==> run a <==
Design vga_top, start of the top module:
module vga_top(
	input ClkPort,
	input BtnC,
	input BtnU,
	input BtnD,
	input BtnR,
	input BtnL,
	input MoveTick,  
	output hSync, vSync,
	output [3:0] vgaR, vgaG, vgaB,
	output An0, An1, An2, An3, An4, An5, An6, An7,
	output Ca, Cb, Cc, Cd, Ce, Cf, Cg, Dp,
	output MemOE, MemWR, RamCS, QuadSpiFlashCS
	);
	wire Reset;
	assign Reset=BtnC;
	wire bright;
	wire[9:0] hc, vc;
	wire[3:0] lives;
	wire [6:0] ssdOut;
	wire [3:0] anode;
	wire [11:0] rgb;
	display_controller dc(.clk(ClkPort), .rst(Reset), .hSync(hSync), .vSync(vSync), .bright(bright), .hCount(hc), .vCount(vc));
	game_control sc(.clk(ClkPort), .en(MoveTick), .bright(bright), .rst(BtnC), .up(BtnU), .down(BtnD),.left(BtnL),.right(BtnR),.hCount(hc), .vCount(vc), .rgb(rgb), .lives(lives));
	display_lives cnt(.clk(ClkPort), .displayNumber(lives), .anode(anode), .ssdOut(ssdOut));
	assign vgaR = rgb[11 : 8];
	assign vgaG = rgb[7  : 4];
	assign vgaB = rgb[3  : 0];
	assign {MemOE, MemWR, RamCS, QuadSpiFlashCS} = 4'b1111;
	assign {An7, An6, An5, An4, An3, An2, An1, An0} = {4'b1111, anode};
	assign {Ca, Cb, Cc, Cd, Ce, Cf, Cg} = ssdOut[6 : 0];
	assign Dp = 1'b1;  
endmodule
Settings: LEC_CHECK=0, CAP_MARGIN=20, CORE_MARGIN=2, CORE_UTILIZATION=72, CTS_CLUSTER_SIZE=14, PLACE_DENSITY_LB_ADDON=0.25, SETUP_SLACK_MARGIN=1.51, SLEW_MARGIN=20; clock period 6.03 ns.
run.sh (not shown) runs the stock make flow with config.mk's settings and CLKGATE_MAP_FILE=.
==> run b: changes against run a <==
--- a/flow/config.mk
+++ b/flow/config.mk
@@ -7,8 +7,7 @@
 export LEC_CHECK = 0
 export CAP_MARGIN = 20
 export CORE_MARGIN = 2
-export CORE_UTILIZATION = 72
-export CTS_CLUSTER_SIZE = 14
-export PLACE_DENSITY_LB_ADDON = 0.25
-export SETUP_SLACK_MARGIN = 1.51
+export CORE_UTILIZATION = 40
+export PLACE_DENSITY = 0.6
+export SETUP_SLACK_MARGIN = 0.49
 export SLEW_MARGIN = 20
==> flow/constraint.sdc (replaced) <==
create_clock -name core_clock -period 9.52 [get_ports {ClkPort}]
set_input_delay 1.9040 -clock core_clock [delete_from_list [all_inputs] [get_ports {ClkPort}]]
set_output_delay 1.9040 -clock core_clock [all_outputs]
set_load 0.01 [all_outputs]
==> run c: changes against run a <==
--- a/flow/config.mk
+++ b/flow/config.mk
@@ -8,7 +8,9 @@
 export CAP_MARGIN = 20
 export CORE_MARGIN = 2
 export CORE_UTILIZATION = 72
+export CTS_CLUSTER_DIAMETER = 363
 export CTS_CLUSTER_SIZE = 14
-export PLACE_DENSITY_LB_ADDON = 0.25
-export SETUP_SLACK_MARGIN = 1.51
+export HOLD_SLACK_MARGIN = 0.3
+export PLACE_DENSITY_LB_ADDON = 0.26
+export SETUP_SLACK_MARGIN = 1.1
 export SLEW_MARGIN = 20
==> flow/constraint.sdc (replaced) <==
create_clock -name core_clock -period 7.75 [get_ports {ClkPort}]
set_input_delay 1.5500 -clock core_clock [delete_from_list [all_inputs] [get_ports {ClkPort}]]
set_output_delay 1.5500 -clock core_clock [all_outputs]
set_load 0.01 [all_outputs]
==> summary of the runs <==
In run c the power is higher than in run b, by about 33%. In run c the non-clock buffer count is higher than in run b, by 31. Clock-buffer cell count: run b is higher than run c (1). Run a failed in global routing (5_1_grt). Run b completed with no timing, DRC or antenna violations. Run c produced a clean layout. Against run b, the sequential power of run c is larger by about 18%. Cell area: run b is lower than run c (0.62%).

---

==> try-onyx: inputs <==
Starting RTL as in the previous note.
## vga_top
module vga_top(
	input ClkPort,
	input BtnC,
	input BtnU,
	input BtnD,
	input BtnR,
	input BtnL,
	input MoveTick,  
	output hSync, vSync,
	output [3:0] vgaR, vgaG, vgaB,
	output An0, An1, An2, An3, An4, An5, An6, An7,
	output Ca, Cb, Cc, Cd, Ce, Cf, Cg, Dp,
	output MemOE, MemWR, RamCS, QuadSpiFlashCS
	);
==> flow/config.mk <==
export PLATFORM = sky130hd
export DESIGN_NAME = vga_top
export DESIGN_NICKNAME = vga_top
export VERILOG_FILES = /design/flow/design.v
export SDC_FILE = /design/flow/constraint.sdc
export NUM_CORES = 4
export LEC_CHECK = 0
export CAP_MARGIN = 20
export CORE_MARGIN = 2
export CORE_UTILIZATION = 65
export CTS_CLUSTER_DIAMETER = 30
export CTS_CLUSTER_SIZE = 62
export PLACE_DENSITY_LB_ADDON = 0.01
export SETUP_SLACK_MARGIN = 1.58
export SLEW_MARGIN = 20
export TNS_END_PERCENT = 5
==> flow/constraint.sdc <==
create_clock -name core_clock -period 5.31 [get_ports {ClkPort}]
set_input_delay 1.0620 -clock core_clock [delete_from_list [all_inputs] [get_ports {ClkPort}]]
set_output_delay 1.0620 -clock core_clock [all_outputs]
set_load 0.01 [all_outputs]
==> inputs of try-indigo, as changes to try-onyx <==
==> flow/config.mk (replaced) <==
export PLATFORM = sky130hd
export DESIGN_NAME = vga_top
export DESIGN_NICKNAME = vga_top
export VERILOG_FILES = /design/flow/design.v
export SDC_FILE = /design/flow/constraint.sdc
export NUM_CORES = 4
export LEC_CHECK = 0
export ABC_AREA = 1
export CAP_MARGIN = 5
export CELL_PAD_IN_SITES_DETAIL_PLACEMENT = 2
export CELL_PAD_IN_SITES_GLOBAL_PLACEMENT = 2
export CORE_MARGIN = 2
export CORE_UTILIZATION = 51
export GPL_ROUTABILITY_DRIVEN = 0
export GPL_TIMING_DRIVEN = 0
export HOLD_SLACK_MARGIN = 0.04
export PLACE_DENSITY_LB_ADDON = 0.11
export SLEW_MARGIN = 10
==> inputs of try-sierra, as changes to try-onyx <==
==> flow/config.mk (replaced) <==
export PLATFORM = sky130hd
export DESIGN_NAME = vga_top
export DESIGN_NICKNAME = vga_top
export VERILOG_FILES = /design/flow/design.v
export SDC_FILE = /design/flow/constraint.sdc
export NUM_CORES = 4
export LEC_CHECK = 0
export CAP_MARGIN = 20
export CORE_MARGIN = 2
export CORE_UTILIZATION = 68
export PLACE_DENSITY = 0.6
export SLEW_MARGIN = 20
==> flow/constraint.sdc (replaced) <==
create_clock -name core_clock -period 6.16 [get_ports {ClkPort}]
set_input_delay 1.2320 -clock core_clock [delete_from_list [all_inputs] [get_ports {ClkPort}]]
set_output_delay 1.2320 -clock core_clock [all_outputs]
set_load 0.01 [all_outputs]
==> qor summary <==
metric	try-sierra	try-onyx	try-indigo
Result of the run	failed layout checks	failed layout checks	aborted with a tool error
Last stage reached	-	-	3_1_place_gp_skip_io
Violated checks	setup timing	setup timing	-
Via count of the first global-routing pass	25451	26902	-
Storage cell area	3060 um2	3080 um2	-
Count of routing violations after the opening detailed-route iteration	4547	4319	-
Final Net Count	3431	3596	-
Endpoint kind of the worst setup timing path	output port	output port	-
Power density normalized to cell area	368 nW/um2	438 nW/um2	-
Critical path's largest stage delay	600 ps	620 ps	-
Total clock sinks	120	120	-
Flip-flops	120	120	-
Layout overhead on the synthesized area	7.99%	19.5%	-
Pre-Repair DR Iteration Count	12	10	-
Inst Count DP	3469	3626	-
Remaining DRCs	0	0	-
Top contributor to total power	combinational cells	combinational cells	-
GR Util met1	64.3%	62.4%	-
Post-route core utilization	74.2%	79.1%	-
Critical path start-end classification	reg2out	reg2out	-
Worst supply voltage drop on vdd	0.345 mV	0.503 mV	-
Unrepaired setup endpoints after global routing	yes	yes	-
Worst Path Required	4930 ps	4250 ps	-
Count of instantiated cells in the yosys netlist	3012	3012	4027
Power and IR drop assume default switching activity.
